File: run.sh
#!/bin/bash
# the make line also repeats each setting of config.mk as NAME=value (left out here)
make -C /OpenROAD-flow-scripts/flow DESIGN_CONFIG=/design/flow/config.mk WORK_HOME=/design/flow/orfs CLKGATE_MAP_FILE= finish
File: config.mk
export PLATFORM = sky130hd
export DESIGN_NAME = MACRegister
export DESIGN_NICKNAME = MACRegister
export VERILOG_FILES = /design/flow/design.v
export SDC_FILE = /design/flow/constraint.sdc
export NUM_CORES = 4
export LEC_CHECK = 0
export CAP_MARGIN = 20
export CELL_PAD_IN_SITES_GLOBAL_PLACEMENT = 0
export CORE_ASPECT_RATIO = 1.38
export CORE_MARGIN = 2
export CORE_UTILIZATION = 58
export CTS_CLUSTER_DIAMETER = 390
export CTS_CLUSTER_SIZE = 38
export SETUP_SLACK_MARGIN = 2.54
export SLEW_MARGIN = 25
export TNS_END_PERCENT = 75
File: constraint.sdc
create_clock -name core_clock -period 27.7 [get_ports {clk}]
set_input_delay 5.5400 -clock core_clock [delete_from_list [all_inputs] [get_ports {clk}]]
set_output_delay 5.5400 -clock core_clock [all_outputs]
set_load 0.01 [all_outputs]
File: design.v
`timescale 1ns / 1ps
module HalfAdder(
    input a,  
    input b,  
    output f,  
    output carryOut  
    );
    xor(f, a, b);
    and(carryOut, a, b);
endmodule
`timescale 1ns / 1ps
module FullAdder(
    input a,
    input b,
    input carryIn,
    output sum,
    output carryOut
    );
    wire ha1Sum, ha1CarryOut, ha2CarryOut;
    HalfAdder halfAdder1(a, b, ha1Sum, ha1CarryOut);
    HalfAdder halfAdder2(ha1Sum, carryIn, sum, ha2CarryOut);
    or(carryOut, ha1CarryOut, ha2CarryOut);
endmodule
`timescale 1ns / 1ps
module MultiAnd16(
    input [15:0] a,
    input b,
    output [15:0] c
    );
    and(c[0], a[0], b);
    and(c[1], a[1], b);
    and(c[2], a[2], b);
    and(c[3], a[3], b);
    and(c[4], a[4], b);
    and(c[5], a[5], b);
    and(c[6], a[6], b);
    and(c[7], a[7], b);
    and(c[8], a[8], b);
    and(c[9], a[9], b);
    and(c[10], a[10], b);
    and(c[11], a[11], b);
    and(c[12], a[12], b);
    and(c[13], a[13], b);
    and(c[14], a[14], b);
    and(c[15], a[15], b);
endmodule
`timescale 1ns / 1ps
module MultiAdd15(
    input [14:0] a,
    input [14:0] b,
    input [14:0] carryIn,
    output [14:0] sum,
    output [14:0] carryOut
    );
    FullAdder fa0(a[0], b[0], carryIn[0], sum[0], carryOut[0]);  
    FullAdder fa1(a[1], b[1], carryIn[1], sum[1], carryOut[1]);
    FullAdder fa2(a[2], b[2], carryIn[2], sum[2], carryOut[2]);
    FullAdder fa3(a[3], b[3], carryIn[3], sum[3], carryOut[3]);
    FullAdder fa4(a[4], b[4], carryIn[4], sum[4], carryOut[4]);
    FullAdder fa5(a[5], b[5], carryIn[5], sum[5], carryOut[5]);
    FullAdder fa6(a[6], b[6], carryIn[6], sum[6], carryOut[6]);
    FullAdder fa7(a[7], b[7], carryIn[7], sum[7], carryOut[7]);
    FullAdder fa8(a[8], b[8], carryIn[8], sum[8], carryOut[8]);
    FullAdder fa9(a[9], b[9], carryIn[9], sum[9], carryOut[9]);
    FullAdder fa10(a[10], b[10], carryIn[10], sum[10], carryOut[10]);
    FullAdder fa11(a[11], b[11], carryIn[11], sum[11], carryOut[11]);
    FullAdder fa12(a[12], b[12], carryIn[12], sum[12], carryOut[12]);
    FullAdder fa13(a[13], b[13], carryIn[13], sum[13], carryOut[13]);
    FullAdder fa14(a[14], b[14], carryIn[14], sum[14], carryOut[14]);
endmodule
`timescale 1ns / 1ps
module ArrayMultiplier(
    input [15:0] a,
    input [15:0] b,
    output [31:0] f
    );
    wire [15:0] tmpAnd [0:15];
    wire [14:0] tmpSum [0:14];
    wire [14:0] tmpCarry [0:15];
    MultiAnd16 and0(a, b[0], tmpAnd[0]);
    MultiAnd16 and1(a, b[1], tmpAnd[1]);
    MultiAnd16 and2(a, b[2], tmpAnd[2]);
    MultiAnd16 and3(a, b[3], tmpAnd[3]);
    MultiAnd16 and4(a, b[4], tmpAnd[4]);
    MultiAnd16 and5(a, b[5], tmpAnd[5]);
    MultiAnd16 and6(a, b[6], tmpAnd[6]);
    MultiAnd16 and7(a, b[7], tmpAnd[7]);
    MultiAnd16 and8(a, b[8], tmpAnd[8]);
    MultiAnd16 and9(a, b[9], tmpAnd[9]);
    MultiAnd16 and10(a, b[10], tmpAnd[10]);
    MultiAnd16 and11(a, b[11], tmpAnd[11]);
    MultiAnd16 and12(a, b[12], tmpAnd[12]);
    MultiAnd16 and13(a, b[13], tmpAnd[13]);
    MultiAnd16 and14(a, b[14], tmpAnd[14]);
    MultiAnd16 and15(a, b[15], tmpAnd[15]);
    MultiAdd15 add0(tmpAnd[0][15:1], tmpAnd[1][14:0], 15'd0, tmpSum[0], tmpCarry[0]);
    MultiAdd15 add1({tmpAnd[1][15], tmpSum[0][14:1]}, tmpAnd[2][14:0], tmpCarry[0], tmpSum[1], tmpCarry[1]);
    MultiAdd15 add2({tmpAnd[2][15], tmpSum[1][14:1]}, tmpAnd[3][14:0], tmpCarry[1], tmpSum[2], tmpCarry[2]);
    MultiAdd15 add3({tmpAnd[3][15], tmpSum[2][14:1]}, tmpAnd[4][14:0], tmpCarry[2], tmpSum[3], tmpCarry[3]);
    MultiAdd15 add4({tmpAnd[4][15], tmpSum[3][14:1]}, tmpAnd[5][14:0], tmpCarry[3], tmpSum[4], tmpCarry[4]);
    MultiAdd15 add5({tmpAnd[5][15], tmpSum[4][14:1]}, tmpAnd[6][14:0], tmpCarry[4], tmpSum[5], tmpCarry[5]);
    MultiAdd15 add6({tmpAnd[6][15], tmpSum[5][14:1]}, tmpAnd[7][14:0], tmpCarry[5], tmpSum[6], tmpCarry[6]);
    MultiAdd15 add7({tmpAnd[7][15], tmpSum[6][14:1]}, tmpAnd[8][14:0], tmpCarry[6], tmpSum[7], tmpCarry[7]);
    MultiAdd15 add8({tmpAnd[8][15], tmpSum[7][14:1]}, tmpAnd[9][14:0], tmpCarry[7], tmpSum[8], tmpCarry[8]);
    MultiAdd15 add9({tmpAnd[9][15], tmpSum[8][14:1]}, tmpAnd[10][14:0], tmpCarry[8], tmpSum[9], tmpCarry[9]);
    MultiAdd15 add10({tmpAnd[10][15], tmpSum[9][14:1]}, tmpAnd[11][14:0], tmpCarry[9], tmpSum[10], tmpCarry[10]);
    MultiAdd15 add11({tmpAnd[11][15], tmpSum[10][14:1]}, tmpAnd[12][14:0], tmpCarry[10], tmpSum[11], tmpCarry[11]);
    MultiAdd15 add12({tmpAnd[12][15], tmpSum[11][14:1]}, tmpAnd[13][14:0], tmpCarry[11], tmpSum[12], tmpCarry[12]);
    MultiAdd15 add13({tmpAnd[13][15], tmpSum[12][14:1]}, tmpAnd[14][14:0], tmpCarry[12], tmpSum[13], tmpCarry[13]);
    MultiAdd15 add14({tmpAnd[14][15], tmpSum[13][14:1]}, tmpAnd[15][14:0], tmpCarry[13], tmpSum[14], tmpCarry[14]);
    FullAdder add15(tmpSum[14][1], tmpCarry[14][0], 1'b0, f[16], tmpCarry[15][0]);
    FullAdder add16(tmpSum[14][2], tmpCarry[14][1], tmpCarry[15][0], f[17], tmpCarry[15][1]);
    FullAdder add17(tmpSum[14][3], tmpCarry[14][2], tmpCarry[15][1], f[18], tmpCarry[15][2]);
    FullAdder add18(tmpSum[14][4], tmpCarry[14][3], tmpCarry[15][2], f[19], tmpCarry[15][3]);
    FullAdder add19(tmpSum[14][5], tmpCarry[14][4], tmpCarry[15][3], f[20], tmpCarry[15][4]);
    FullAdder add20(tmpSum[14][6], tmpCarry[14][5], tmpCarry[15][4], f[21], tmpCarry[15][5]);
    FullAdder add21(tmpSum[14][7], tmpCarry[14][6], tmpCarry[15][5], f[22], tmpCarry[15][6]);
    FullAdder add22(tmpSum[14][8], tmpCarry[14][7], tmpCarry[15][6], f[23], tmpCarry[15][7]);
    FullAdder add23(tmpSum[14][9], tmpCarry[14][8], tmpCarry[15][7], f[24], tmpCarry[15][8]);
    FullAdder add24(tmpSum[14][10], tmpCarry[14][9], tmpCarry[15][8], f[25], tmpCarry[15][9]);
    FullAdder add25(tmpSum[14][11], tmpCarry[14][10], tmpCarry[15][9], f[26], tmpCarry[15][10]);
    FullAdder add26(tmpSum[14][12], tmpCarry[14][11], tmpCarry[15][10], f[27], tmpCarry[15][11]);
    FullAdder add27(tmpSum[14][13], tmpCarry[14][12], tmpCarry[15][11], f[28], tmpCarry[15][12]);
    FullAdder add28(tmpSum[14][14], tmpCarry[14][13], tmpCarry[15][12], f[29], tmpCarry[15][13]);
    FullAdder add29(tmpAnd[15][15], tmpCarry[14][14], tmpCarry[15][13], f[30], f[31]);
    assign f[0] = tmpAnd[0][0];
    assign f[1] = tmpSum[0][0];
    assign f[2] = tmpSum[1][0];
    assign f[3] = tmpSum[2][0];
    assign f[4] = tmpSum[3][0];
    assign f[5] = tmpSum[4][0];
    assign f[6] = tmpSum[5][0];
    assign f[7] = tmpSum[6][0];
    assign f[8] = tmpSum[7][0];
    assign f[9] = tmpSum[8][0];
    assign f[10] = tmpSum[9][0];
    assign f[11] = tmpSum[10][0];
    assign f[12] = tmpSum[11][0];
    assign f[13] = tmpSum[12][0];
    assign f[14] = tmpSum[13][0];
    assign f[15] = tmpSum[14][0];
endmodule
`timescale 1ns / 1ps
module RippleAdder8(
    input [7:0] a,
    input [7:0] b,
    input carryIn,
    output [7:0] sum,
    output carryOut
    );
    wire tmpCarry [0:6];
    FullAdder fa0(a[0], b[0], carryIn, sum[0], tmpCarry[0]);  
    FullAdder fa1(a[1], b[1], tmpCarry[0], sum[1], tmpCarry[1]);
    FullAdder fa2(a[2], b[2], tmpCarry[1], sum[2], tmpCarry[2]);
    FullAdder fa3(a[3], b[3], tmpCarry[2], sum[3], tmpCarry[3]);
    FullAdder fa4(a[4], b[4], tmpCarry[3], sum[4], tmpCarry[4]);
    FullAdder fa5(a[5], b[5], tmpCarry[4], sum[5], tmpCarry[5]);
    FullAdder fa6(a[6], b[6], tmpCarry[5], sum[6], tmpCarry[6]);
    FullAdder fa7(a[7], b[7], tmpCarry[6], sum[7], carryOut);  
endmodule
`timescale 1ns / 1ps
module Adder32(
    input [31:0] a,
    input [31:0] b,
    output [31:0] sum,
    output carryOut
    );
    wire tmpCarry [0:2];
    RippleAdder8 add0(a[7:0], b[7:0], 1'b0, sum[7:0], tmpCarry[0]);
    RippleAdder8 add1(a[15:8], b[15:8], tmpCarry[0], sum[15:8], tmpCarry[1]);
    RippleAdder8 add2(a[23:16], b[23:16], tmpCarry[1], sum[23:16], tmpCarry[2]);
    RippleAdder8 add3(a[31:24], b[31:24], tmpCarry[2], sum[31:24], carryOut);
endmodule
`timescale 1ns / 1ps
module MACRegister(
    input clk,
    input rst,
    input [1:0] opcode,
    input [15:0] a,
    input [15:0] b,
    output [31:0] dataOut
    );
    reg [31:0] register;
    assign dataOut = register;
    wire [31:0] product;
    wire [31:0] sum;
    ArrayMultiplier multiplier(a, b, product);
    Adder32 adder(register, product, sum);
    always @ (posedge clk) begin
        if (rst)
            register <= 32'd0;
        else case (opcode)
            2'd1:  
                register <= {a, b};
            2'd2:  
                register <= sum;
        endcase
    end
endmodule
==> deck_impl_summary.md, run 1 <==
Run Summary

Drt
  – Vias per cell: 5.24
  – Via count: 5892
  – DR DRC count: 0
  – ANT cells: 0
  – Drt total wl: 15.8 mm
  – 1st-iter DRT viols: 155
  – Drt pass-1 iters: 4
  – Post-DRT Antenna Nets: 0
  – WL/cell: 14.1 um

Critical path
  – CP arrival: 21620 ps
  – Worst Path Required: 27880 ps
  – Crit Path Class: in -> reg
  – CP peak stage delay: 720 ps
  – Most used cell, CP: fa_1
  – Critical path capture point type: register
  – Critical Path Stages: 38
  – Worst reg2reg startpoint: register[0]
  – CP top delay family: adder cells
  – R2r worst-path depth: 34
  – Max FO, Critical Path: 17
  – FF-to-FF End: register[31]
  – Worst setup path startpoint: a[15]
  – Crit path capture: register[31]
  – Worst setup SP type: primary input
  – CP bufs+invs: 4
  – CP max-delay cell: clkdlybuf4s50_1
  – R2R setup slack: 13500 ps

GRT
  – Largest net degree at the start of global routing: 65
  – GRT Overall Usage: 0.213
  – Initial antenna violation count: 0
  – Total grt overflow: 0
  – Number of global-route vias before repair: 7007
  – Global-route wire length before repair: 30.1 mm

Synthesis
  – Yosys Chip Area: 9190 sq um
  – Synth async-reset ratio: 0
  – Top-count cell post-synth: fa_1
  – Ys flops: 32
  – Count of library flops with an enable pin: 0
  – Post-synthesis mux area share: 0.00232
  – Commonest flop: dfxtp_1
  – Top non-seq family: adder cells
  – Biggest area cells: fa_1, and2_1, dfxtp_1
  – # Cells Yosys: 934
  – XOR Share, Synth: 0.000954
  – Mapped Avg Cell Area: 9.83 sq um
  – Synth Seq Share: 0.0697
  – Post-Synthesis Cells: 934
  – AO/OA Area Share: 0.0445
  – Area leader share: 0.554
  – Cell Area, Synth: 9190 sq um
  – Commonest cells in the netlist: fa_1, and2_1, inv_1
  – Synth warn: 4
  – Yosys adder share: 0.578
  – Yosys simple share: 0.188
  – Mapped Nets: 1242
  – Yosys top cell by area: fa_1
  – Distinct cell type count after synthesis: 23

CTS
  – Clk buf depth: 2
  – Post-CTS Hold Fix Bufs: 0
  – CTS tree: yes
  – Root Driver: clkbuf_16
  – Clock sink count: 32
  – Post-CTS setup buffer count: 0
  – Post-CTS sizing: 0
  – CTS HTree Levels: 2
  – Clock slew at reported path FFs: 60 ps
  – Insertion delay at the late pin of the worst-skew pair: 280 ps
  – Cts bufs inserted: 5

Timing
  – Slew of the pin with the lowest slew margin: 643 ps
  – Final Hold Vio Count: 0
  – Rel. slew slack: 0.571
  – Slew Limit Fails: 0
  – Final Cycle Share: 0.774
  – RSZ-0062 raised after global routing: false
  – Setup TNS: 0 ps
  – Final setup vio count: 0
  – Setup Skew: 6.77 ps
  – Max Clk Rate: 46.6 MHz
  – Final Critical Period: 21440 ps

Floorplanning
  – Die width: 111 um
  – Std-Cell Rows: 54
  – Top Ports: 68
  – FP Core Util: 0.586
  – Die height: 152 um
  – Die area: 16900 sq um
  – Core area: 15700 sq um

Finish
  – Area Growth Syn to Fin: 7.00%
  – Fin nets: 1235

Flow run
  – Max_cap viols: 0
  – OpenROAD warnings: 28

Hold path
  – Worst Hold Class: reg -> reg
  – Hold_sp: register[12]
  – Hold EP: register[12]
  – Worst hold stages: 2

Place
  – I/O Buffers: 67
  – Final RePlAce weighted congestion: 0.770
  – Hpwl dp: 13.9 mm

Outcome
  – Status: complete, no violations
-- cell type report --
cell class	instances	area [sq um]
tap	196	245
clock buffer	5	125
clock inverter	3	42.5
timing repair buffer	69	686
multi-input combinational	658	7480
fill	1380	5850
inverter	161	604
sequential	32	641
-- layer usage --
metal / track usage / up-vias / routed length [um]
li1: - / 2674 / -
met1: 0.230 / 3116 / 5970
met2: 0.434 / 77 / 9160
met3: 0.0187 / 25 / 336
met4: 0.0582 / 0 / 342
met5: 0 / - / 0
-- metrics by stage --
stage                     setup WS [ps]  cells  utilization  hold WS (ps)  cell area, sq um
after floorplan                    7020    934            -           445              9190
after global placement             6000   1116        0.616           453              9650
after detailed placement           5780   1116        0.616           471              9650
after CTS                          6110   1124        0.626           479              9820
after global routing               5360   1124        0.627           501              9830
final                              6260   1124        0.627           475              9830
==> run 2: changes to the inputs <==
Settings changed: ABC_AREA set to 1, CAP_MARGIN 20 to 40, CELL_PAD_IN_SITES_GLOBAL_PLACEMENT 0 to unset, CORE_ASPECT_RATIO 1.38 to unset, CORE_UTILIZATION 58 to 72, CTS_CLUSTER_DIAMETER 390 to 217, CTS_CLUSTER_SIZE 38 to 86, HOLD_SLACK_MARGIN set to 0.29, PLACE_DENSITY set to 0.35, SETUP_SLACK_MARGIN 2.54 to -0.59, SLEW_MARGIN 25 to 20, TNS_END_PERCENT 75 to 70.
Clock period 27.7 ns to 9.84 ns, I/O delays scaled along.
==> run 2 against run 1 <==
Effect of this change: now fails the layout checks on negative setup slack; flip-flop count is the same; first-iteration DRC count grew 100%; register-to-register slack lost 16000 ps; core utilization grew 20 points; synthesized area grew 4.4%; highest routed layer unchanged.
==> deck_impl_summary.md, run 2 <==
Run Summary

Finish
  – Comb area: 7200 sq um (-3.8%)
  – Filler instances: 859 (-38%)
  – Flop area: 641 sq um (unchanged)
  – Area Growth Syn to Fin: 13.2%
  – Fin nets: 1511 (+22%)

Timing
  – Max Clk Rate: 65.3 MHz
  – Rel. slew slack: 0.741 (+0.170)
  – Slew of the pin with the lowest slew margin: 388 ps (-255 ps)
  – RSZ-0062 raised after global routing: true
  – Final Cycle Share: 1.56 (+0.783)
  – Setup ws final: -5480 ps (-11740 ps)
  – Final Hold Vio Count: 0 (unchanged)
  – Final setup vio count: 17 (+17)
  – Final Critical Period: 15320 ps
  – Setup Skew: 6.14 ps (-0.621 ps)
  – Slew Limit Fails: 0 (unchanged)
  – Setup TNS: -50030 ps (-50030 ps)

Floorplanning
  – Die height: 119 um (-21%)
  – FP Core Util: 0.730 (+0.144)
  – Std-Cell Rows: 42 (-22%)
  – Die width: 119 um (+7.5%)
  – Top Ports: 68 (unchanged)
  – Die area: 14300 sq um (-15%)
  – Core area: 13100 sq um (-16%)

Synthesis
  – # Cells Yosys: 1165 (+25%)
  – Mapped Nets: 1473 (+19%)
  – Area leader share: 0.530 (-0.0235)
  – Synth async-reset ratio: 0 (unchanged)
  – Synth warn: 4 (unchanged)
  – Post-Synthesis Cells: 1165 (+25%)
  – Cell Area, Synth: 9590 sq um (+4.4%)
  – Biggest area cells: fa_1, inv_1, nand2_1
  – Count of library flops with an enable pin: 0 (unchanged)
  – AO/OA Area Share: 0.0500 (+0.00541)
  – XOR Share, Synth: 0 (-0.000954)
  – Mapped Avg Cell Area: 8.23 sq um (-16%)
  – Yosys adder share: 0.554 (-0.0246)
  – Yosys Chip Area: 9590 sq um (+4.4%)
  – Top non-seq family: adder cells
  – Commonest cells in the netlist: inv_1, nand2_1, fa_1
  – Ys flops: 32 (unchanged)
  – Post-synthesis mux area share: 0 (-0.00232)
  – Commonest flop: dfxtp_1
  – Distinct cell type count after synthesis: 17 (-26%)
  – Synth Seq Share: 0.0668 (-0.00297)
  – Top-count cell post-synth: inv_1
  – Yosys top cell by area: fa_1
  – Yosys simple share: 0.116 (-0.0711)

Critical path
  – Max FO, Critical Path: 3 (-14)
  – Worst reg2reg startpoint: register[0]
  – CP arrival: 15550 ps (-6070 ps)
  – Most used cell, CP: fa_2
  – CP max-delay cell: fa_2
  – Crit path capture: register[31]
  – CP top delay family: adder cells
  – Crit Path Class: in -> reg
  – Critical Path Stages: 44 (+16%)
  – Critical path capture point type: register
  – R2R setup slack: -2570 ps (-16070 ps)
  – CP peak stage delay: 570 ps (-150 ps)
  – FF-to-FF End: register[31]
  – Worst Path Required: 10070 ps (-17810 ps)
  – R2r worst-path depth: 39 (+15%)
  – CP bufs+invs: 6 (+2)
  – Worst setup path startpoint: a[14]
  – Worst setup SP type: primary input

CTS
  – Clock slew at reported path FFs: 50 ps (about the same)
  – Cts bufs inserted: 5 (unchanged)
  – Insertion delay at the late pin of the worst-skew pair: 290 ps (about the same)
  – CTS HTree Levels: 2 (unchanged)
  – Root Driver: clkbuf_16
  – Clk buf depth: 2 (unchanged)
  – Post-CTS Hold Fix Bufs: 0 (unchanged)
  – Clock sink count: 32 (unchanged)
  – CTS tree: yes

Outcome
  – Status: failed layout checks
  – Layout Check Fail Reasons: negative setup slack

Drt
  – Drt pass-1 iters: 5 (+1)
  – Vias per cell: 4.98 (-5.0%)
  – ANT cells: 0 (unchanged)
  – Via count: 6870 (+17%)
  – DR DRC count: 0 (unchanged)
  – WL/cell: 13.8 um (-2.1%)
  – Drt total wl: 19.0 mm (+20%)
  – 1st-iter DRT viols: 312 (+100%)
  – Post-DRT Antenna Nets: 0 (unchanged)

GRT
  – Largest net degree at the start of global routing: 51 (-22%)
  – Global-route wire length before repair: 33.5 mm (+11%)
  – GRT Overall Usage: 0.299 (+0.0863)
  – Total grt overflow: 0 (unchanged)
  – Number of global-route vias before repair: 7465 (+6.5%)
  – Initial antenna violation count: 0 (unchanged)

Place
  – Final RePlAce weighted congestion: 0.845 (+9.7%)
  – Hpwl dp: 15.7 mm (+13%)
  – I/O Buffers: 67 (unchanged)

Flow run
  – OpenROAD warnings: 31 (+11%)
  – Max_cap viols: 0 (unchanged)

Hold path
  – Hold EP: register[31]
  – Worst Hold Class: reg -> reg
  – Hold_sp: register[31]
  – Worst hold stages: 2 (unchanged)
[run 2: layout make-up]
| class | count | area share |
|---|---|---|
| clock inverter | 2 | 0.00323 |
| clock buffer | 6 | 0.0119 |
| sequential | 32 | 0.0590 |
| timing repair buffer | 143 | 0.119 |
| multi-input combinational | 662 | 0.663 |
| inverter | 359 | 0.124 |
| tap | 176 | 0.0203 |
[run 2: timing repair]
action                                  in CTS  in global routing
gates resized                              104                 42
setup buffers                                2                  0
pin swaps                                   60                 41
endpoints found under the setup margin      17                 16
[run 2: per-layer routing]
layer	up-vias	wire length, um	global-route usage
li1	3233	-	-
met1	3484	7060	0.351
met2	121	10600	0.548
met3	32	539	0.0335
met4	0	828	0.143
met5	-	0	0
[run 2: stage by stage]
| step | instance area [sq um] | util | hold slack, ps | cells | worst slack, ps |
|---|---|---|---|---|---|
| 5_1_grt | 10900 | 0.827 | 559 | 1380 | -5910 |
| 2_1_floorplan | 9720 | - | 460 | 1165 | -5540 |
| 3_5_place_dp | 10500 | 0.797 | 504 | 1372 | -6430 |
| 6_report | 10900 | 0.827 | 526 | 1380 | -5480 |
| 3_3_place_gp | 10400 | 0.793 | 487 | 1369 | -6340 |
| 4_1_cts | 10800 | 0.822 | 521 | 1382 | -5530 |
==> run 3: changes to the inputs <==
Settings changed: ABC_AREA 1 to unset, CAP_MARGIN 40 to 0, CTS_CLUSTER_DIAMETER 217 to 378, CTS_CLUSTER_SIZE 86 to 13, HOLD_SLACK_MARGIN 0.29 to unset, PLACE_DENSITY 0.35 to 0.64, SETUP_SLACK_MARGIN -0.59 to 1.41, SLEW_MARGIN 20 to 40, TNS_END_PERCENT 70 to unset.
Clock period 9.84 ns to 5.45 ns, I/O delays scaled along.
==> run 3 against run 2 <==
Effect of this change: the layout still fails its checks (negative setup slack); final area increased by 1.2%; critical path depth decreased by 5; global-route usage increased by 4.6 points; critical endpoint is now register[30].
==> deck_impl_summary.md, run 3 <==
Run Summary

Critical path
  – Max FO, Critical Path: 6 (+3)
  – Critical Path Stages: 39 (-11%)
  – Worst reg2reg startpoint: register[0]
  – CP bufs+invs: 5 (-1)
  – Crit path capture: register[30]
  – R2R setup slack: -6790 ps (-4220 ps)
  – CP top delay family: adder cells
  – FF-to-FF End: register[30]
  – Critical path capture point type: register
  – CP max-delay cell: fa_2
  – R2r worst-path depth: 34 (-13%)
  – CP peak stage delay: 550 ps (-20 ps)
  – CP arrival: 14740 ps (-810 ps)
  – Crit Path Class: in -> reg
  – Worst setup path startpoint: b[0]
  – Worst setup SP type: primary input
  – Most used cell, CP: fa_2
  – Worst Path Required: 5670 ps (-4400 ps)

GRT
  – Global-route wire length before repair: 35.3 mm (+5.4%)
  – Number of global-route vias before repair: 7588 (+1.6%)
  – Initial antenna violation count: 0 (unchanged)
  – Total grt overflow: 0 (unchanged)
  – GRT Overall Usage: 0.345 (+0.0459)
  – Largest net degree at the start of global routing: 40 (-22%)

Timing
  – Setup TNS: -127650 ps (-77620 ps)
  – Max Clk Rate: 68.9 MHz
  – Rel. slew slack: 0.546 (-0.195)
  – Final setup vio count: 25 (+8)
  – Final Critical Period: 14520 ps
  – Slew Limit Fails: 0 (unchanged)
  – Final Cycle Share: 2.66 (+1.11)
  – Final Hold Vio Count: 0 (unchanged)
  – RSZ-0062 raised after global routing: true
  – Setup Skew: 4.92 ps (-1.23 ps)
  – Setup ws final: -9070 ps (-3580 ps)
  – Slew of the pin with the lowest slew margin: 680 ps (+293 ps)

Drt
  – Post-DRT Antenna Nets: 0 (unchanged)
  – Via count: 6574 (-4.3%)
  – Drt total wl: 21.3 mm (+12%)
  – Drt pass-1 iters: 5 (unchanged)
  – DR DRC count: 0 (unchanged)
  – WL/cell: 17.9 um (+30%)
  – ANT cells: 0 (unchanged)
  – 1st-iter DRT viols: 372 (+19%)
  – Vias per cell: 5.53 (+11%)

CTS
  – Clock sink count: 32 (unchanged)
  – Cts bufs inserted: 5 (unchanged)
  – Clock slew at reported path FFs: 60 ps (about the same)
  – Root Driver: clkbuf_16
  – Clk buf depth: 2 (unchanged)
  – CTS HTree Levels: 2 (unchanged)
  – CTS tree: yes
  – Insertion delay at the late pin of the worst-skew pair: 290 ps (about the same)

Floorplanning
  – Die height: 117 um (-2.1%)
  – Die width: 117 um (-2.1%)
  – Die area: 13700 sq um (-4.1%)
  – FP Core Util: 0.734 (+0.00362)
  – Top Ports: 68 (unchanged)
  – Core area: 12500 sq um (-4.7%)
  – Std-Cell Rows: 41 (-2.4%)

Synthesis
  – Yosys simple share: 0.188 (+0.0711)
  – Distinct cell type count after synthesis: 23 (+6)
  – AO/OA Area Share: 0.0445 (-0.00541)
  – Post-synthesis mux area share: 0.00232 (+0.00232)
  – Cell Area, Synth: 9190 sq um (-4.3%)
  – Synth warn: 4 (unchanged)
  – Synth async-reset ratio: 0 (unchanged)
  – Ys flops: 32 (unchanged)
  – Top non-seq family: adder cells
  – # Cells Yosys: 934 (-20%)
  – Post-Synthesis Cells: 934 (-20%)
  – Commonest cells in the netlist: fa_1, and2_1, inv_1
  – Yosys Chip Area: 9190 sq um (-4.3%)
  – Yosys adder share: 0.578 (+0.0246)
  – Mapped Nets: 1242 (-16%)
  – Commonest flop: dfxtp_1
  – Area leader share: 0.554 (+0.0235)
  – Count of library flops with an enable pin: 0 (unchanged)
  – XOR Share, Synth: 0.000954 (+0.000954)
  – Yosys top cell by area: fa_1
  – Top-count cell post-synth: fa_1
  – Biggest area cells: fa_1, and2_1, dfxtp_1
  – Synth Seq Share: 0.0697 (+0.00297)
  – Mapped Avg Cell Area: 9.83 sq um (+19%)

Flow run
  – Max_cap viols: 0 (unchanged)
  – OpenROAD warnings: 31 (unchanged)

Place
  – Placed instance area: 10600 sq um (+1.0%)
  – Hpwl dp: 16.3 mm (+3.4%)
  – I/O Buffers: 67 (unchanged)
  – Final RePlAce weighted congestion: 0.809 (-4.2%)
  – Post-Place Cells: 1168 (-15%)

Finish
  – Area Growth Syn to Fin: 19.6%
  – Finished Cell Area: 11000 sq um (+1.2%)
  – Non-Filler Instances: 1188 (-14%)
  – Fin nets: 1323 (-12%)

Hold path
  – Worst hold stages: 2 (unchanged)
  – Hold_sp: register[21]
  – Hold EP: register[21]
  – Worst Hold Class: reg -> reg

Outcome
  – Layout Check Fail Reasons: negative setup slack
  – Status: failed layout checks
run 3: layout make-up:
| type | count | area [sq um] |
|---|---|---|
| Inverter | 161 | 607 |
| Fill cell | 615 | 1530 |
| Sequential cell | 32 | 641 |
| Clock inverter | 3 | 42.5 |
| Tap cell | 172 | 215 |
| Multi-Input combinational cell | 658 | 8010 |
| Clock buffer | 5 | 125 |
| Timing Repair Buffer | 157 | 1350 |
run 3: layer usage:
| layer | vias to the layer above | GRT usage | share of wire | wire (um) |
|---|---|---|---|---|
| li1 | 2854 | - | - | - |
| met1 | 3449 | 0.390 | 0.36 | 7630 |
| met2 | 200 | 0.643 | 0.55 | 11800 |
| met3 | 71 | 0.0412 | 0.036 | 770 |
| met4 | 0 | 0.175 | 0.054 | 1160 |
| met5 | - | 0 | 0 | 0 |
run 3: stage by stage:
| stage | hold WS, ps | util | setup slack [ps] |
|---|---|---|---|
| 5_1_grt | 517 | 0.878 | -9360 |
| 6_report | 493 | 0.878 | -9070 |
| 2_1_floorplan | 450 | - | -8910 |
| 3_3_place_gp | 471 | 0.845 | -9630 |
| 3_5_place_dp | 476 | 0.845 | -9890 |
| 4_1_cts | 488 | 0.874 | -9090 |
run 3: timing repair:
item | in CTS | in global routing
hold buffers | 0 | 0
gates resized | 114 | 17
buffers inserted | 10 | 1
cloned | 1 | 0
pin swaps | 63 | 22
setup endpoints to repair | 29 | 28
==> run 4: changes to the inputs <==
Settings changed: ABC_AREA set to 0, CAP_MARGIN 0 to 30, CORE_MARGIN 2 to 10, CORE_UTILIZATION 72 to 41, CTS_CLUSTER_DIAMETER 378 to 320, CTS_CLUSTER_SIZE 13 to unset, GPL_TIMING_DRIVEN set to 0, MAX_ROUTING_LAYER set to met5, MIN_ROUTING_LAYER set to met1, PLACE_DENSITY 0.64 to unset, PLACE_DENSITY_LB_ADDON set to 0.21, SETUP_SLACK_MARGIN 1.41 to unset, SLEW_MARGIN 40 to 20, TNS_END_PERCENT set to 35.
Clock period 5.45 ns to 28.3 ns, I/O delays scaled along.
==> run 4 against run 3 <==
Effect of this change: the run now finishes clean; core utilization fell by 41 points; setup slack better by 16000 ps; wire length shrank 7.8%; worst hold slack worse by 17 ps; synthesized area unchanged; critical path depth increased by 1; final area decreased by 5.8%; highest routed layer is now met5.
==> deck_impl_summary.md, run 4 <==
Run Summary

Outcome
  – Status: complete, no violations

CTS
  – Clk buf depth: 2 (unchanged)
  – Post-CTS Hold Fix Bufs: 0 (unchanged)
  – Post-CTS sizing: 0 (-100%)
  – Root Driver: clkbuf_16
  – Clock slew at reported path FFs: 50 ps (about the same)
  – Insertion delay at the late pin of the worst-skew pair: 290 ps (about the same)
  – Clock sink count: 32 (unchanged)
  – CTS HTree Levels: 2 (unchanged)
  – Cts bufs inserted: 5 (unchanged)
  – CTS tree: yes
  – Post-CTS setup buffer count: 0 (-10)

Flow run
  – Max_cap viols: 0 (unchanged)
  – OpenROAD warnings: 26 (-16%)

Timing
  – Max Clk Rate: 45.9 MHz
  – RSZ-0062 raised after global routing: false
  – Rel. slew slack: 0.519 (-0.0277)
  – Final Hold Vio Count: 0 (unchanged)
  – Slew Limit Fails: 0 (unchanged)
  – Final Critical Period: 21800 ps
  – Setup TNS: 0 ps (+127650 ps)
  – Final Cycle Share: 0.770 (-1.89)
  – Final setup vio count: 0 (-100%)
  – Setup Skew: 6.01 ps (+1.10 ps)
  – Slew of the pin with the lowest slew margin: 722 ps (+41.6 ps)

Synthesis
  – Yosys top cell by area: fa_1
  – Post-Synthesis Cells: 934 (unchanged)
  – Synth Seq Share: 0.0697 (unchanged)
  – Synth async-reset ratio: 0 (unchanged)
  – Yosys Chip Area: 9190 sq um (unchanged)
  – Mapped Avg Cell Area: 9.83 sq um (unchanged)
  – Yosys simple share: 0.188 (unchanged)
  – AO/OA Area Share: 0.0445 (unchanged)
  – # Cells Yosys: 934 (unchanged)
  – Yosys adder share: 0.578 (unchanged)
  – Commonest flop: dfxtp_1
  – Distinct cell type count after synthesis: 23 (unchanged)
  – Area leader share: 0.554 (unchanged)
  – Commonest cells in the netlist: fa_1, and2_1, inv_1
  – Top-count cell post-synth: fa_1
  – Cell Area, Synth: 9190 sq um (unchanged)
  – Biggest area cells: fa_1, and2_1, dfxtp_1
  – Mapped Nets: 1242 (unchanged)
  – Post-synthesis mux area share: 0.00232 (unchanged)
  – Count of library flops with an enable pin: 0 (unchanged)
  – XOR Share, Synth: 0.000954 (unchanged)
  – Synth warn: 4 (unchanged)
  – Top non-seq family: adder cells
  – Ys flops: 32 (unchanged)

Critical path
  – CP arrival: 21980 ps (+7240 ps)
  – Worst setup SP type: primary input
  – Max FO, Critical Path: 10 (+4)
  – Critical Path Stages: 40 (+2.6%)
  – Worst reg2reg startpoint: register[0]
  – CP bufs+invs: 5 (unchanged)
  – R2R setup slack: 14030 ps (+20820 ps)
  – Worst setup path startpoint: b[0]
  – Crit Path Class: in -> reg
  – CP top delay family: adder cells
  – CP max-delay cell: clkdlybuf4s50_1
  – Critical path capture point type: register
  – FF-to-FF End: register[31]
  – Crit path capture: register[31]
  – CP peak stage delay: 700 ps (+150 ps)
  – Most used cell, CP: fa_1
  – Worst Path Required: 28480 ps (+22810 ps)
  – R2r worst-path depth: 35 (+2.9%)

GRT
  – GRT Overall Usage: 0.148 (-0.197)
  – Global-route wire length before repair: 34.2 mm (-3.3%)
  – Number of global-route vias before repair: 7053 (-7.1%)
  – Largest net degree at the start of global routing: 11 (-73%)
  – Total grt overflow: 0 (unchanged)
  – Initial antenna violation count: 1 (+1)

Finish
  – Filler instances: 2145 (+250%)
  – Flop area: 641 sq um (unchanged)
  – Comb area: 7470 sq um (-6.7%)
  – Fin nets: 1314 (-0.68%)
  – Finished Cell Area: 10300 sq um (-5.8%)
  – Area Growth Syn to Fin: 12.7%

Drt
  – Vias per cell: 4.78 (-14%)
  – ANT cells: 0 (unchanged)
  – Drt total wl: 19.7 mm (-7.8%)
  – Via count: 6154 (-6.4%)
  – DR DRC count: 0 (unchanged)
  – Drt pass-1 iters: 4 (-1)
  – 1st-iter DRT viols: 214 (-42%)
  – WL/cell: 15.3 um (-15%)
  – Post-DRT Antenna Nets: 0 (unchanged)

Floorplanning
  – Die width: 170 um (+45%)
  – Die area: 28800 sq um (+110%)
  – Core area: 22000 sq um (+75%)
  – Std-Cell Rows: 54 (+32%)
  – Top Ports: 68 (unchanged)
  – FP Core Util: 0.418 (-0.316)
  – Die height: 170 um (+45%)

Place
  – I/O Buffers: 65 (-3.0%)
  – Hpwl dp: 18.0 mm (+11%)
  – Final RePlAce weighted congestion: 0.786 (-2.8%)
  – Placed instance area: 10200 sq um (-3.7%)

Hold path
  – Hold EP: register[24]
  – Worst hold stages: 2 (unchanged)
  – Hold_sp: register[24]
  – Worst Hold Class: reg -> reg
run 4: layout make-up:
type | count | area share
multi-input combinational | 658 | 0.722
tap | 280 | 0.0338
buffer | 83 | 0.0452
sequential | 32 | 0.0619
timing repair buffer | 65 | 0.0629
inverter | 161 | 0.0584
clock inverter | 2 | 0.00338
clock buffer | 6 | 0.0125
run 4: per-layer routing:
metal	part of all wire	track usage
met5	0.00066	0
met4	0.0095	0.0233
met3	0.052	0.0244
met2	0.49	0.263
met1	0.45	0.188
run 4: per-stage QoR:
step	setup WS [ps]	hold WS (ps)	utilization	cells
floorplan	7500	445	-	934
global placement	6150	463	0.464	1279
detailed placement	6010	470	0.464	1279
CTS	6310	478	0.471	1287
global route	5670	499	0.471	1287
finish	6500	476	0.471	1287
==> run 5: changes to the inputs <==
Settings changed: ABC_AREA 0 to 1, CAP_MARGIN 30 to 0, CELL_PAD_IN_SITES_DETAIL_PLACEMENT set to 1, CELL_PAD_IN_SITES_GLOBAL_PLACEMENT set to 1, CORE_ASPECT_RATIO set to 0.98, CORE_MARGIN 10 to 7, CORE_UTILIZATION 41 to 54, CTS_CLUSTER_DIAMETER 320 to 390, CTS_CLUSTER_SIZE set to 88, MIN_ROUTING_LAYER met1 to met2, PLACE_DENSITY_LB_ADDON 0.21 to 0.08, SETUP_SLACK_MARGIN set to -0.87, SLEW_MARGIN 20 to 25, TNS_END_PERCENT 35 to 75.
Clock period 28.3 ns to 12.4 ns, I/O delays scaled along.
==> run 5 against run 4 <==
Effect of this change: synthesized cell count rose by 25%; first-iteration DRC count grew to 6.9 times the previous value; die size down 25%; cell count rose by 12%; critical path type unchanged; global-route usage rose by 23 points; via count increased by 58%; largest cell class unchanged; final area is 4.8% higher; critical endpoint unchanged; now fails the layout checks on negative setup slack; synthesized area rose by 4.4%; non-clock buffer count grew 8.
==> deck_impl_summary.md, run 5 <==
Run Summary

CTS
  – Insertion delay at the late pin of the worst-skew pair: 300 ps (about the same)
  – Clk buf depth: 2 (unchanged)
  – Clock slew at reported path FFs: 60 ps (about the same)
  – Cts bufs inserted: 5 (unchanged)
  – CTS HTree Levels: 2 (unchanged)
  – Clock sink count: 32 (unchanged)
  – Root Driver: clkbuf_16
  – CTS tree: yes

Timing
  – Hold WS: 540 ps (+64.5 ps)
  – Final setup vio count: 12 (+12)
  – Setup ws final: -3720 ps (-10220 ps)
  – Slew of the pin with the lowest slew margin: 298 ps (-424 ps)
  – Slew Limit Fails: 0 (unchanged)
  – RSZ-0062 raised after global routing: true
  – Final Cycle Share: 1.30 (+0.530)
  – Final Hold Vio Count: 0 (unchanged)
  – Max Clk Rate: 62.0 MHz
  – Final Critical Period: 16120 ps
  – Setup Skew: 8.98 ps (+2.97 ps)
  – Rel. slew slack: 0.801 (+0.283)

Synthesis
  – Mapped Avg Cell Area: 8.23 sq um (-16%)
  – Area leader share: 0.530 (-0.0235)
  – Top non-seq family: adder cells
  – Count of library flops with an enable pin: 0 (unchanged)
  – Post-synthesis mux area share: 0 (-0.00232)
  – Distinct cell type count after synthesis: 17 (-26%)
  – Post-Synthesis Cells: 1165 (+25%)
  – Commonest cells in the netlist: inv_1, nand2_1, fa_1
  – Synth async-reset ratio: 0 (unchanged)
  – Ys flops: 32 (unchanged)
  – # Cells Yosys: 1165 (+25%)
  – Top-count cell post-synth: inv_1
  – Commonest flop: dfxtp_1
  – Yosys adder share: 0.554 (-0.0246)
  – Mapped Nets: 1473 (+19%)
  – Cell Area, Synth: 9590 sq um (+4.4%)
  – XOR Share, Synth: 0 (-0.000954)
  – AO/OA Area Share: 0.0500 (+0.00541)
  – Yosys top cell by area: fa_1
  – Yosys Chip Area: 9590 sq um (+4.4%)
  – Yosys simple share: 0.116 (-0.0711)
  – Biggest area cells: fa_1, inv_1, nand2_1
  – Synth warn: 4 (unchanged)
  – Synth Seq Share: 0.0668 (-0.00297)

GRT
  – Number of global-route vias before repair: 12000 (+70%)
  – Total grt overflow: 0 (unchanged)
  – Initial antenna violation count: 0 (-1)
  – Largest net degree at the start of global routing: 11 (unchanged)
  – GRT Overall Usage: 0.374 (+0.226)
  – Global-route wire length before repair: 42.9 mm (+25%)

Hold path
  – Worst Hold Class: reg -> reg
  – Worst hold stages: 2 (unchanged)
  – Hold EP: register[16]
  – Hold_sp: register[16]

Critical path
  – Worst setup path startpoint: b[0]
  – CP top delay family: adder cells
  – Crit Path Class: in -> reg
  – CP arrival: 16320 ps (-5660 ps)
  – Critical Path Stages: 44 (+10%)
  – Most used cell, CP: fa_2
  – Critical path capture point type: register
  – Worst Path Required: 12590 ps (-15890 ps)
  – Worst reg2reg startpoint: register[0]
  – Worst setup SP type: primary input
  – R2r worst-path depth: 38 (+8.6%)
  – R2R setup slack: -370 ps (-14400 ps)
  – Crit path capture: register[31]
  – FF-to-FF End: register[31]
  – CP max-delay cell: fa_1
  – CP peak stage delay: 570 ps (-130 ps)
  – Max FO, Critical Path: 7 (-3)
  – CP bufs+invs: 7 (+2)

Outcome
  – Status: failed layout checks
  – Layout Check Fail Reasons: negative setup slack

Finish
  – Fin nets: 1524 (+16%)
  – Flop area: 641 sq um (unchanged)
  – Area Growth Syn to Fin: 13.1%
  – Filler instances: 2111 (-1.6%)
  – Comb area: 7160 sq um (-4.2%)

Drt
  – Via count: 9746 (+58%)
  – 1st-iter DRT viols: 1485 (+590%)
  – Post-DRT Antenna Nets: 0 (unchanged)
  – ANT cells: 0 (unchanged)
  – WL/cell: 18.4 um (+20%)
  – Vias per cell: 6.76 (+41%)
  – DR DRC count: 0 (unchanged)
  – Drt total wl: 26.5 mm (+35%)
  – Drt pass-1 iters: 7 (+3)

Flow run
  – OpenROAD warnings: 29 (+12%)
  – Max_cap viols: 0 (unchanged)

Floorplanning
  – FP Core Util: 0.549 (+0.131)
  – Std-Cell Rows: 48 (-11%)
  – Die width: 149 um (-12%)
  – Die area: 21700 sq um (-25%)
  – Core area: 17500 sq um (-20%)
  – Die height: 146 um (-14%)
  – Top Ports: 68 (unchanged)

Place
  – Final RePlAce weighted congestion: 0.745 (-5.2%)
  – I/O Buffers: 35 (-46%)
  – Hpwl dp: 22.0 mm (+22%)
[run 5: what timing repair did]
item / 4_1_cts / 5_1_grt
setup buffers: 8 / 1
pin swaps: 52 / 42
gates resized: 59 / 37
setup endpoints to repair: 10 / 10
hold buffers: 0 / 0
cloned: 0 / 0
[run 5: routing by layer]
metal,vias up,share of wire,global-route usage
met4,4,0.086,0.0872
li1,3243,-,-
met2,2439,0.56,0.468
met3,309,0.35,0.472
met1,3751,0,-
met5,-,0.0036,0.0546
[run 5: metrics by stage]
stage          setup TNS, ps  std cells  cell area [sq um]  utilization  worst slack (ps)
2_1_floorplan         -22790       1165               9720            -             -3490
6_report              -24620       1442              10800        0.621             -3720
3_3_place_gp          -28230       1425              10300        0.592             -3950
4_1_cts               -24450       1441              10700        0.614             -3740
3_5_place_dp          -30390       1425              10300        0.592             -4220
5_1_grt               -27630       1442              10800        0.621             -4060
[run 5: cell type report]
class,count,share of cell area
clock buffers,6,0.0119
inverters,359,0.124
flip-flops and latches,32,0.0591
multi-input cells,662,0.660
clock inverters,2,0.00323
plain buffers,112,0.0769
repair buffers,44,0.0385
well taps,225,0.0260
==> run 6: changes to the inputs <==
Settings changed: ABC_AREA 1 to unset, CAP_MARGIN 0 to 20, CELL_PAD_IN_SITES_DETAIL_PLACEMENT 1 to unset, CELL_PAD_IN_SITES_GLOBAL_PLACEMENT 1 to unset, CORE_ASPECT_RATIO 0.98 to unset, CORE_MARGIN 7 to 2, CORE_UTILIZATION 54 to 72, CTS_CLUSTER_DIAMETER 390 to 140, CTS_CLUSTER_SIZE 88 to unset, GPL_TIMING_DRIVEN 0 to unset, MAX_ROUTING_LAYER met5 to unset, MIN_ROUTING_LAYER met2 to unset, PLACE_DENSITY set to 0.37, PLACE_DENSITY_LB_ADDON 0.08 to unset, SETUP_SLACK_MARGIN -0.87 to unset, SLEW_MARGIN 25 to 20, TNS_END_PERCENT 75 to unset.
Clock period 12.4 ns to 14.3 ns, I/O delays scaled along.
==> run 6 against run 5 <==
Effect of this change: critical path depth is 5 lower; die size decreased by 37%; critical path type unchanged; via count fell by 37%; synthesized cell count shrank 20%; the layout still fails its checks (negative setup slack).
==> deck_impl_summary.md, run 6 <==
Run Summary

Finish
  – Flop area: 641 sq um (unchanged)
  – Fin nets: 1282 (-16%)
  – Filler instances: 779 (-63%)
  – Comb area: 7830 sq um (+9.3%)
  – Area Growth Syn to Fin: 14.2%

Place
  – Final RePlAce weighted congestion: 0.798 (+7.1%)
  – Hpwl dp: 15.1 mm (-32%)
  – Dpl ws: -2780 ps (+1440 ps)
  – I/O Buffers: 67 (+91%)

Critical path
  – FF-to-FF End: register[31]
  – Worst setup path startpoint: a[13]
  – Crit path capture: register[31]
  – CP max-delay cell: fa_2
  – Critical Path Stages: 39 (-11%)
  – Max FO, Critical Path: 4 (-3)
  – R2R setup slack: 1670 ps (+2040 ps)
  – Crit Path Class: in -> reg
  – Worst reg2reg startpoint: register[0]
  – CP peak stage delay: 550 ps (-20 ps)
  – Most used cell, CP: fa_2
  – CP bufs+invs: 5 (-2)
  – R2r worst-path depth: 34 (-11%)
  – Critical path capture point type: register
  – CP arrival: 16540 ps (+220 ps)
  – CP top delay family: adder cells
  – Worst setup SP type: primary input
  – Worst Path Required: 14490 ps (+1900 ps)

Timing
  – Final Cycle Share: 1.14 (-0.157)
  – Setup Skew: 5.05 ps (-3.93 ps)
  – Max Clk Rate: 61.2 MHz
  – Final Hold Vio Count: 0 (unchanged)
  – Final setup vio count: 7 (-5)
  – Rel. slew slack: 0.551 (-0.250)
  – RSZ-0062 raised after global routing: true
  – Setup ws final: -2050 ps (+1670 ps)
  – Slew Limit Fails: 0 (unchanged)
  – Slew of the pin with the lowest slew margin: 673 ps (+375 ps)
  – Setup TNS: -9060 ps (+15560 ps)
  – Final Critical Period: 16350 ps
  – Hold WS: 483 ps (-57.2 ps)

Synthesis
  – Cell Area, Synth: 9190 sq um (-4.3%)
  – XOR Share, Synth: 0.000954 (+0.000954)
  – Biggest area cells: fa_1, and2_1, dfxtp_1
  – Top non-seq family: adder cells
  – Yosys Chip Area: 9190 sq um (-4.3%)
  – Yosys simple share: 0.188 (+0.0711)
  – Synth async-reset ratio: 0 (unchanged)
  – AO/OA Area Share: 0.0445 (-0.00541)
  – Area leader share: 0.554 (+0.0235)
  – Mapped Avg Cell Area: 9.83 sq um (+19%)
  – Commonest cells in the netlist: fa_1, and2_1, inv_1
  – Post-Synthesis Cells: 934 (-20%)
  – Distinct cell type count after synthesis: 23 (+6)
  – Top-count cell post-synth: fa_1
  – Yosys adder share: 0.578 (+0.0246)
  – Mapped Nets: 1242 (-16%)
  – Count of library flops with an enable pin: 0 (unchanged)
  – Post-synthesis mux area share: 0.00232 (+0.00232)
  – Synth Seq Share: 0.0697 (+0.00297)
  – Yosys top cell by area: fa_1
  – Synth warn: 4 (unchanged)
  – # Cells Yosys: 934 (-20%)
  – Ys flops: 32 (unchanged)
  – Commonest flop: dfxtp_1

Floorplanning
  – Die height: 117 um (-20%)
  – Die area: 13700 sq um (-37%)
  – Core area: 12500 sq um (-28%)
  – Top Ports: 68 (unchanged)
  – Die width: 117 um (-21%)
  – Std-Cell Rows: 41 (-15%)
  – FP Core Util: 0.734 (+0.185)

Hold path
  – Worst hold stages: 2 (unchanged)
  – Worst Hold Class: reg -> reg
  – Hold_sp: register[10]
  – Hold EP: register[10]

Drt
  – Drt pass-1 iters: 4 (-3)
  – 1st-iter DRT viols: 247 (-83%)
  – DR DRC count: 0 (unchanged)
  – Via count: 6169 (-37%)
  – Post-DRT Antenna Nets: 0 (unchanged)
  – WL/cell: 15.6 um (-15%)
  – ANT cells: 0 (unchanged)
  – Drt total wl: 17.9 mm (-33%)
  – Vias per cell: 5.38 (-20%)

CTS
  – CTS HTree Levels: 2 (unchanged)
  – Insertion delay at the late pin of the worst-skew pair: 290 ps (about the same)
  – Cts bufs inserted: 5 (unchanged)
  – CTS tree: yes
  – Clock sink count: 32 (unchanged)
  – Clk buf depth: 2 (unchanged)
  – Clock slew at reported path FFs: 50 ps (about the same)
  – Root Driver: clkbuf_16

GRT
  – Global-route wire length before repair: 31.4 mm (-27%)
  – Number of global-route vias before repair: 7081 (-41%)
  – Initial antenna violation count: 0 (unchanged)
  – Largest net degree at the start of global routing: 65 (+54)
  – Total grt overflow: 0 (unchanged)
  – GRT Overall Usage: 0.297 (-0.0773)

Flow run
  – Max_cap viols: 0 (unchanged)
  – OpenROAD warnings: 31 (+6.9%)

Outcome
  – Layout Check Fail Reasons: negative setup slack
  – Status: failed layout checks
-- run 6: layout make-up --
type	instances	share of cell area
Clock buffer	7	0.0136
Clock inverter	1	0.000715
Inverter	161	0.0576
Multi-Input combinational cell	658	0.746
Sequential cell	32	0.0611
Tap cell	172	0.0205
Timing Repair Buffer	116	0.100
-- run 6: metrics by stage --
stage               utilization  instances  instance area, sq um
floorplan                     -        934                  9490
global placement          0.817       1135                 10200
detailed placement        0.817       1135                 10200
CTS                       0.837       1149                 10500
global route              0.838       1147                 10500
finish                    0.838       1147                 10500
-- run 6: repair_timing --
action                                  in CTS  in global routing
setup buffers                                5                  0
endpoints found under the setup margin       9                  9
hold buffers                                 0                  0
pin swaps                                   41                 18
gates cloned                                 1                  0
resized                                     58                 20
-- run 6: metal layers --
layer | GRT usage | routed length [um] | vias up
met5 | 0 | 0 | -
met4 | 0.0894 | 435 | 0
met2 | 0.588 | 10500 | 113
met1 | 0.338 | 6580 | 3259
met3 | 0.0263 | 388 | 28
li1 | - | - | 2769
==> run 7: changes to the inputs <==
Settings changed: ABC_AREA set to 1, CORE_UTILIZATION 72 to 69, CTS_CLUSTER_DIAMETER 140 to unset, PLACE_DENSITY 0.37 to unset, SETUP_SLACK_MARGIN set to 1.0, TNS_END_PERCENT set to 15.
Clock period 14.3 ns to 7.31 ns, I/O delays scaled along.
==> run 7 against run 6 <==
Effect of this change: the layout still fails its checks (negative setup slack); cell count increased by 21%; clock-buffer cell count stayed put; clock skew grew 0.84 ps; critical path depth rose by 2; final area is 3.2% higher; critical endpoint is now register[30]; critical path type unchanged; worst hold slack improved by 29 ps; first-iteration DRC count decreased by 0.81%; wire length rose by 1.4%.
==> deck_impl_summary.md, run 7 <==
Run Summary

Synthesis
  – XOR Share, Synth: 0 (-0.000954)
  – # Cells Yosys: 1165 (+25%)
  – Count of library flops with an enable pin: 0 (unchanged)
  – Mapped Avg Cell Area: 8.23 sq um (-16%)
  – Cell Area, Synth: 9590 sq um (+4.4%)
  – Yosys Chip Area: 9590 sq um (+4.4%)
  – Yosys adder share: 0.554 (-0.0246)
  – AO/OA Area Share: 0.0500 (+0.00541)
  – Ys flops: 32 (unchanged)
  – Synth async-reset ratio: 0 (unchanged)
  – Post-synthesis mux area share: 0 (-0.00232)
  – Commonest cells in the netlist: inv_1, nand2_1, fa_1
  – Top-count cell post-synth: inv_1
  – Synth warn: 4 (unchanged)
  – Commonest flop: dfxtp_1
  – Biggest area cells: fa_1, inv_1, nand2_1
  – Synth Seq Share: 0.0668 (-0.00297)
  – Yosys simple share: 0.116 (-0.0711)
  – Mapped Nets: 1473 (+19%)
  – Distinct cell type count after synthesis: 17 (-26%)
  – Post-Synthesis Cells: 1165 (+25%)
  – Area leader share: 0.530 (-0.0235)
  – Top non-seq family: adder cells
  – Yosys top cell by area: fa_1

Drt
  – Via count: 6800 (+10%)
  – Drt total wl: 18.1 mm (+1.4%)
  – Post-DRT Antenna Nets: 0 (unchanged)
  – Drt pass-1 iters: 4 (unchanged)
  – DR DRC count: 0 (unchanged)
  – 1st-iter DRT viols: 245 (-0.81%)
  – WL/cell: 13.0 um (-16%)
  – Vias per cell: 4.89 (-9.0%)

Timing
  – Final setup vio count: 22 (+15)
  – Setup ws final: -7630 ps (-5570 ps)
  – Final Critical Period: 14940 ps
  – Final Hold Vio Count: 0 (unchanged)
  – Setup Skew: 5.89 ps (+0.837 ps)
  – Slew Limit Fails: 0 (unchanged)
  – Slew of the pin with the lowest slew margin: 965 ps (+292 ps)
  – Max Clk Rate: 67.0 MHz
  – Rel. slew slack: 0.357 (-0.195)
  – RSZ-0062 raised after global routing: true
  – Final Cycle Share: 2.04 (+0.900)

GRT
  – Met1 Usage GRT: 0.320 (-0.0178)
  – Largest net degree at the start of global routing: 65 (unchanged)
  – GRT Overall Usage: 0.267 (-0.0296)
  – Initial antenna violation count: 2 (+2)
  – Global-route wire length before repair: 31.2 mm (-0.68%)
  – Total grt overflow: 0 (unchanged)
  – Met3 usage: 0.0257 (-0.000513)
  – Grt peak-use layer: met2
  – Met2 Track Usage GR: 0.507 (-0.0807)
  – Number of global-route vias before repair: 7119 (+0.54%)

Floorplanning
  – Die area: 14900 sq um (+8.7%)
  – Top Ports: 68 (unchanged)
  – FP Core Util: 0.699 (-0.0346)
  – Die height: 122 um (+4.2%)
  – Std-Cell Rows: 43 (+4.9%)
  – Die width: 122 um (+4.2%)
  – Core area: 13700 sq um (+9.6%)

Place
  – Dpl ws: -8510 ps (-5730 ps)
  – Hpwl dp: 15.4 mm (+2.3%)
  – I/O Buffers: 67 (unchanged)
  – Post-Place Cells: 1372 (+21%)
  – Final RePlAce weighted congestion: 0.810 (+1.4%)

CTS
  – CTS tree: yes
  – Post-CTS Hold Fix Bufs: 0 (unchanged)
  – CTS HTree Levels: 2 (unchanged)
  – Insertion delay at the late pin of the worst-skew pair: 290 ps (about the same)
  – Cts bufs inserted: 5 (unchanged)
  – Clock slew at reported path FFs: 50 ps (about the same)
  – Root Driver: clkbuf_16
  – Clk buf depth: 2 (unchanged)
  – Clock sink count: 32 (unchanged)

Critical path
  – CP max-delay cell: fa_2
  – CP arrival: 15070 ps (-1470 ps)
  – Critical Path Stages: 41 (+5.1%)
  – R2R setup slack: -5070 ps (-6740 ps)
  – CP top delay family: adder cells
  – FF-to-FF End: register[30]
  – Worst setup SP type: primary input
  – Crit path capture: register[30]
  – Critical path capture point type: register
  – Crit Path Class: in -> reg
  – Worst Path Required: 7450 ps (-7040 ps)
  – R2r worst-path depth: 35 (+2.9%)
  – Most used cell, CP: fa_2
  – Worst reg2reg startpoint: register[0]
  – Worst setup path startpoint: a[15]
  – Max FO, Critical Path: 4 (unchanged)
  – CP bufs+invs: 6 (+1)
  – CP peak stage delay: 560 ps (about the same)

Finish
  – Fin nets: 1516 (+18%)
  – Area Growth Syn to Fin: 12.9%
  – Non-Filler Instances: 1390 (+21%)

Hold path
  – Hold EP: register[31]
  – Worst Hold Class: reg -> reg
  – Hold_sp: register[31]
  – Worst hold stages: 2 (unchanged)

Flow run
  – OpenROAD warnings: 31 (unchanged)
  – Max_cap viols: 0 (unchanged)

Outcome
  – Layout Check Fail Reasons: negative setup slack
  – Status: failed layout checks
-- run 7: what timing repair did --
item	in CTS	in global routing
setup endpoints to repair	25	25
resized	79	12
buffers inserted	7	2
gates cloned	0	0
pin swaps	62	16
-- run 7: per-stage QoR --
step	hold slack, ps	utilization	area, sq um	setup TNS (ps)
4_1_cts	501	0.785	10800	-94110
6_report	512	0.789	10800	-92940
5_1_grt	549	0.789	10800	-98470
3_3_place_gp	485	0.761	10400	-110100
2_1_floorplan	460	-	9720	-93130
3_5_place_dp	491	0.761	10400	-112360
-- run 7: layout make-up --
cell class                      count  area, sq um
Multi-Input combinational cell    662         7140
Timing Repair Buffer              148         1320
Clock inverter                      1         7.51
Clock buffer                        7          143
Antenna cell                        1         2.50
Sequential cell                    32          641
Tap cell                          180          225
Inverter                          359         1350
Fill cell                         983         2890
-- run 7: routing by layer --
layer  vias to the layer above  share of wire
met2                        79           0.57
met5                         -              0
li1                       3236              -
met3                        23          0.017
met4                         0          0.027
met1                      3462           0.39
==> run 8: changes to the inputs <==
Settings changed: ABC_AREA 1 to unset, CORE_UTILIZATION 69 to 61, SETUP_SLACK_MARGIN 1.0 to unset, TNS_END_PERCENT 15 to unset.
Clock period 7.31 ns to 8.34 ns, I/O delays scaled along.
==> run 8 against run 7 <==
Effect of this change: still fails the layout checks on negative setup slack; setup slack gained 730 ps; flip-flop count unchanged; first-iteration DRC count decreased by 37%.
==> deck_impl_summary.md, run 8 <==
Run Summary

Synthesis
  – Commonest cells in the netlist: fa_1, and2_1, inv_1
  – Commonest flop: dfxtp_1
  – Area leader share: 0.554 (+0.0235)
  – Cell Area, Synth: 9190 sq um (-4.3%)
  – Synth async-reset ratio: 0 (unchanged)
  – Distinct cell type count after synthesis: 23 (+6)
  – # Cells Yosys: 934 (-20%)
  – Yosys simple share: 0.188 (+0.0711)
  – Synth warn: 4 (unchanged)
  – Yosys adder share: 0.578 (+0.0246)
  – Yosys Chip Area: 9190 sq um (-4.3%)
  – Top non-seq family: adder cells
  – Biggest area cells: fa_1, and2_1, dfxtp_1
  – XOR Share, Synth: 0.000954 (+0.000954)
  – Mapped Nets: 1242 (-16%)
  – Post-Synthesis Cells: 934 (-20%)

Hold path
  – Worst hold stages: 2 (unchanged)
  – Worst Hold Class: reg -> reg

Drt
  – Drt total wl: 18.3 mm (+1.2%)
  – Vias per cell: 5.22 (+6.7%)
  – DR DRC count: 0 (unchanged)
  – 1st-iter DRT viols: 155 (-37%)
  – Via count: 6211 (-8.7%)
  – WL/cell: 15.4 um (+18%)

Floorplanning
  – Std-Cell Rows: 44 (+2.3%)
  – Die area: 16100 sq um (+8.0%)
  – Core area: 14600 sq um (+6.7%)

Place
  – Placed instance area: 10400 sq um (about the same)
  – Dpl ws: -7600 ps (+909 ps)
  – Final RePlAce weighted congestion: 0.769 (-5.1%)

GRT
  – Initial antenna violation count: 0 (-2)
  – Total grt overflow: 0 (unchanged)
  – Largest net degree at the start of global routing: 65 (unchanged)
  – GRT Overall Usage: 0.256 (-0.0111)

Timing
  – Max Clk Rate: 65.6 MHz
  – Setup Skew: 5.25 ps (-0.637 ps)
  – Final Critical Period: 15240 ps
  – Setup ws final: -6900 ps (+727 ps)
  – Final Cycle Share: 1.83 (-0.216)
  – Final setup vio count: 20 (-9.1%)
  – RSZ-0062 raised after global routing: true

Finish
  – Finished Cell Area: 10800 sq um (-0.25%)
  – Filler instances: 1060 (+7.8%)
  – Comb area: 7860 sq um (+10%)
  – Area Growth Syn to Fin: 17.6%

CTS
  – Clk buf depth: 2 (unchanged)
  – Clock sink count: 32 (unchanged)
  – Post-CTS Hold Fix Bufs: 0 (unchanged)
  – CTS HTree Levels: 2 (unchanged)
  – Root Driver: clkbuf_16
  – Insertion delay at the late pin of the worst-skew pair: 290 ps (about the same)

Critical path
  – CP peak stage delay: 600 ps (+40 ps)
  – Max FO, Critical Path: 3 (-1)
  – CP max-delay cell: fa_2
  – Most used cell, CP: fa_2
  – CP arrival: 15460 ps (+390 ps)
  – FF-to-FF End: register[30]
  – Critical Path Stages: 38 (-7.3%)
  – Worst Path Required: 8560 ps (+1110 ps)
  – R2R setup slack: -4160 ps (+910 ps)

Outcome
  – Status: failed layout checks
  – Layout Check Fail Reasons: negative setup slack

Flow run
  – Max_cap viols: 0 (unchanged)
==> run 8: through the flow <==
stage          cells  TNS [ps]   util
2_1_floorplan    934    -73320      -
3_3_place_gp    1171    -89080  0.712
3_5_place_dp    1171    -91990  0.712
4_1_cts         1186    -79550  0.731
5_1_grt         1190    -80740  0.737
6_report        1190    -75910  0.737
==> run 8: area by class of cell <==
type / instances / share of cell area
sequential: 32 / 0.0593
clock buffer: 6 / 0.0119
clock inverter: 2 / 0.00324
tap: 184 / 0.0213
timing repair buffer: 147 / 0.120
inverter: 161 / 0.0560
multi-input combinational: 658 / 0.728
==> run 8: metal layers <==
metal / vias up / track usage / wire length [um]
met5: - / 0 / 0
met4: 0 / 0.0608 / 492
met3: 29 / 0.0249 / 387
met2: 73 / 0.508 / 10700
met1: 3279 / 0.297 / 6820
li1: 2830 / - / -
==> run 8: repair_timing <==
action,in CTS,in global routing
setup buffers,6,4
gates resized,52,44
gates cloned,1,1
pin swaps,41,34
setup endpoints to repair,21,21
